== try-delta ==
==> flow/design.v (excerpt) <==
module ted
(
	input         clk,				 
	input         reset,
	input  [15:0] addr_in,
	output [15:0] addr_out,
	input   [7:0] data_in,
	output  [7:0] data_out,
	input         rw,
	output        cpuclk,			 
	output  [6:0] color,				 
	output        csync,
	output reg    hsync,
	output reg    vsync,
	output reg    hblank,
	output reg    vblank_out,
	input         wide,
	output        ce_pix,
	output        irq,
	output        ba,
	output reg    cs_io,
	output reg    cs_ram,
	output reg    cs0,
	output reg    cs1,
	output reg    aec,
	output  [4:0] snd,
	output        pal,
	input   [7:0] k,
	input   [1:0] tvmode,
	output        cpuenable			 
);
For scale: roughly 1200 flip-flops, ~90 I/O pins, roughly 51000 sq um of cells after synthesis.
clock: 3.69 ns
lec_check: 0
cap_margin: 25
core_aspect_ratio: 0.67
core_margin: 2
core_utilization: 57
cts_cluster_diameter: 174
gpl_timing_driven: 1
max_routing_layer: met5
place_density: 0.37
setup_slack_margin: 0.41
slew_margin: 20
tns_end_percent: 25
run.sh (not shown) runs the stock make flow with config.mk's settings and CLKGATE_MAP_FILE=.
Having completed the whole flow, try-delta delivered a layout that passed the timing, DRC and antenna checks.
Edits applied to the flow inputs when going from try-delta to try-amber:
# try-delta
export LEC_CHECK = 0
export CAP_MARGIN = 25
export CORE_ASPECT_RATIO = 0.67
export CORE_MARGIN = 2
export CORE_UTILIZATION = 57
export CTS_CLUSTER_DIAMETER = 174
export GPL_TIMING_DRIVEN = 1
export MAX_ROUTING_LAYER = met5
export PLACE_DENSITY = 0.37
export SETUP_SLACK_MARGIN = 0.41
export SLEW_MARGIN = 20
export TNS_END_PERCENT = 25
create_clock -name core_clock -period 3.69 [get_ports {clk}]
# try-amber
export LEC_CHECK = 0
export CAP_MARGIN = 25
export CORE_ASPECT_RATIO = 0.67
export CORE_MARGIN = 2
export CORE_UTILIZATION = 72
export CTS_CLUSTER_DIAMETER = 174
export GPL_TIMING_DRIVEN = 1
export MAX_ROUTING_LAYER = met5
export PLACE_DENSITY = 0.35
export SETUP_SLACK_MARGIN = 0.92
export SLEW_MARGIN = 20
export TNS_END_PERCENT = 25
create_clock -name core_clock -period 3.34 [get_ports {clk}]
--- outcome ---
- Stage in which a tool error killed try-amber: 5_1_grt.
- As far as fraction of the mapped netlist area in simple logic gates goes, try-delta and try-amber are indistinguishable; the numbers are identical.
- Starting utilization of the core area is higher on try-amber
- Comparing try-delta and try-amber, the higher pre-CTS setup slack is on try-delta.
- Changes observed in try-amber relative to try-delta: cell row count lower, die outline width lower.
Setup changes, try-amber to try-zinc
# try-amber
export LEC_CHECK = 0
export CAP_MARGIN = 25
export CORE_ASPECT_RATIO = 0.67
export CORE_MARGIN = 2
export CORE_UTILIZATION = 72
export CTS_CLUSTER_DIAMETER = 174
export GPL_TIMING_DRIVEN = 1
export MAX_ROUTING_LAYER = met5
export PLACE_DENSITY = 0.35
export SETUP_SLACK_MARGIN = 0.92
export SLEW_MARGIN = 20
export TNS_END_PERCENT = 25
create_clock -name core_clock -period 3.34 [get_ports {clk}]
# try-zinc
export LEC_CHECK = 0
export CAP_MARGIN = 0
export CORE_ASPECT_RATIO = 0.67
export CORE_MARGIN = 2
export CORE_UTILIZATION = 72
export CTS_CLUSTER_DIAMETER = 29
export GPL_TIMING_DRIVEN = 1
export MAX_ROUTING_LAYER = met5
export PLACE_DENSITY = 0.66
export SETUP_SLACK_MARGIN = 0.41
export SLEW_MARGIN = 20
export TNS_END_PERCENT = 25
create_clock -name core_clock -period 3.34 [get_ports {clk}]
try-zinc reached the end of the flow, and the finished layout is clean on the timing, DRC and antenna checks. Diff try-zinc..try-amber | die area | unchanged. Relative to try-amber, final weighted congestion in routability-driven placement increased by 0.059 in try-zinc. From try-amber to try-zinc, async set or reset register ratio after synthesis did not move at all. Netlist area before placement came out exactly the same in try-zinc and try-amber. Count of H-tree levels built during CTS: try-zinc and try-amber compared, lower one is try-amber. Looking at try-zinc and try-amber, the placed standard-cell area is a wash. try-amber -> try-zinc: core utilization at floorplan flat. Worst setup timing slack at the placement stage down 0.022 ns in try-zinc wrt try-amber.
What try-onyx does differently from try-zinc at the input level:
# try-zinc
export LEC_CHECK = 0
export CAP_MARGIN = 0
export CORE_ASPECT_RATIO = 0.67
export CORE_MARGIN = 2
export CORE_UTILIZATION = 72
export CTS_CLUSTER_DIAMETER = 29
export GPL_TIMING_DRIVEN = 1
export MAX_ROUTING_LAYER = met5
export PLACE_DENSITY = 0.66
export SETUP_SLACK_MARGIN = 0.41
export SLEW_MARGIN = 20
export TNS_END_PERCENT = 25
create_clock -name core_clock -period 3.34 [get_ports {clk}]
# try-onyx
export LEC_CHECK = 0
export CAP_MARGIN = 20
export CORE_MARGIN = 2
export CORE_UTILIZATION = 40
export SLEW_MARGIN = 20
create_clock -name core_clock -period 3.5 [get_ports {clk}]
--- outcome ---
- Of try-onyx and try-zinc, try-zinc shows the higher combinational power, with try-onyx below it.
- Cmp try-onyx vs try-zinc: vertical die dimension higher in try-onyx
- The synthesis-to-layout area growth number comes out lower for try-onyx vs try-zinc.
Inputs modified between try-onyx and try-tundra:
# try-onyx
export LEC_CHECK = 0
export CAP_MARGIN = 20
export CORE_MARGIN = 2
export CORE_UTILIZATION = 40
export SLEW_MARGIN = 20
create_clock -name core_clock -period 3.5 [get_ports {clk}]
# try-tundra
export LEC_CHECK = 0
export CAP_MARGIN = 20
export CORE_MARGIN = 2
export CORE_UTILIZATION = 40
export SETUP_SLACK_MARGIN = -0.32
export SLEW_MARGIN = 20
create_clock -name core_clock -period 5.95 [get_ports {clk}]
==> comparison <==
In try-tundra relative to try-onyx, met2 wirelength from detailed routing had gone down by a few percent.
In try-tundra the routed wire length turned out 6.4 mm lower than in try-onyx.
In try-tundra relative to try-onyx, number of placed instances with taps included had gone down by a few percent.
In try-tundra the number of instances on the worst hold path turned out 1 lower than in try-onyx.
Total power: try-tundra better than try-onyx
Summary: with try-onyx as the reference, post-route met1 wirelength in try-tundra moved down by a few percent.
Re instance count on the critical path: try-onyx was lower than try-tundra.
Net count reported at finish in try-tundra is 182 lower than in try-onyx
try-tundra vs try-onyx, total CTS buffers went down by about 0.75%.
Power and IR drop assume default switching activity.
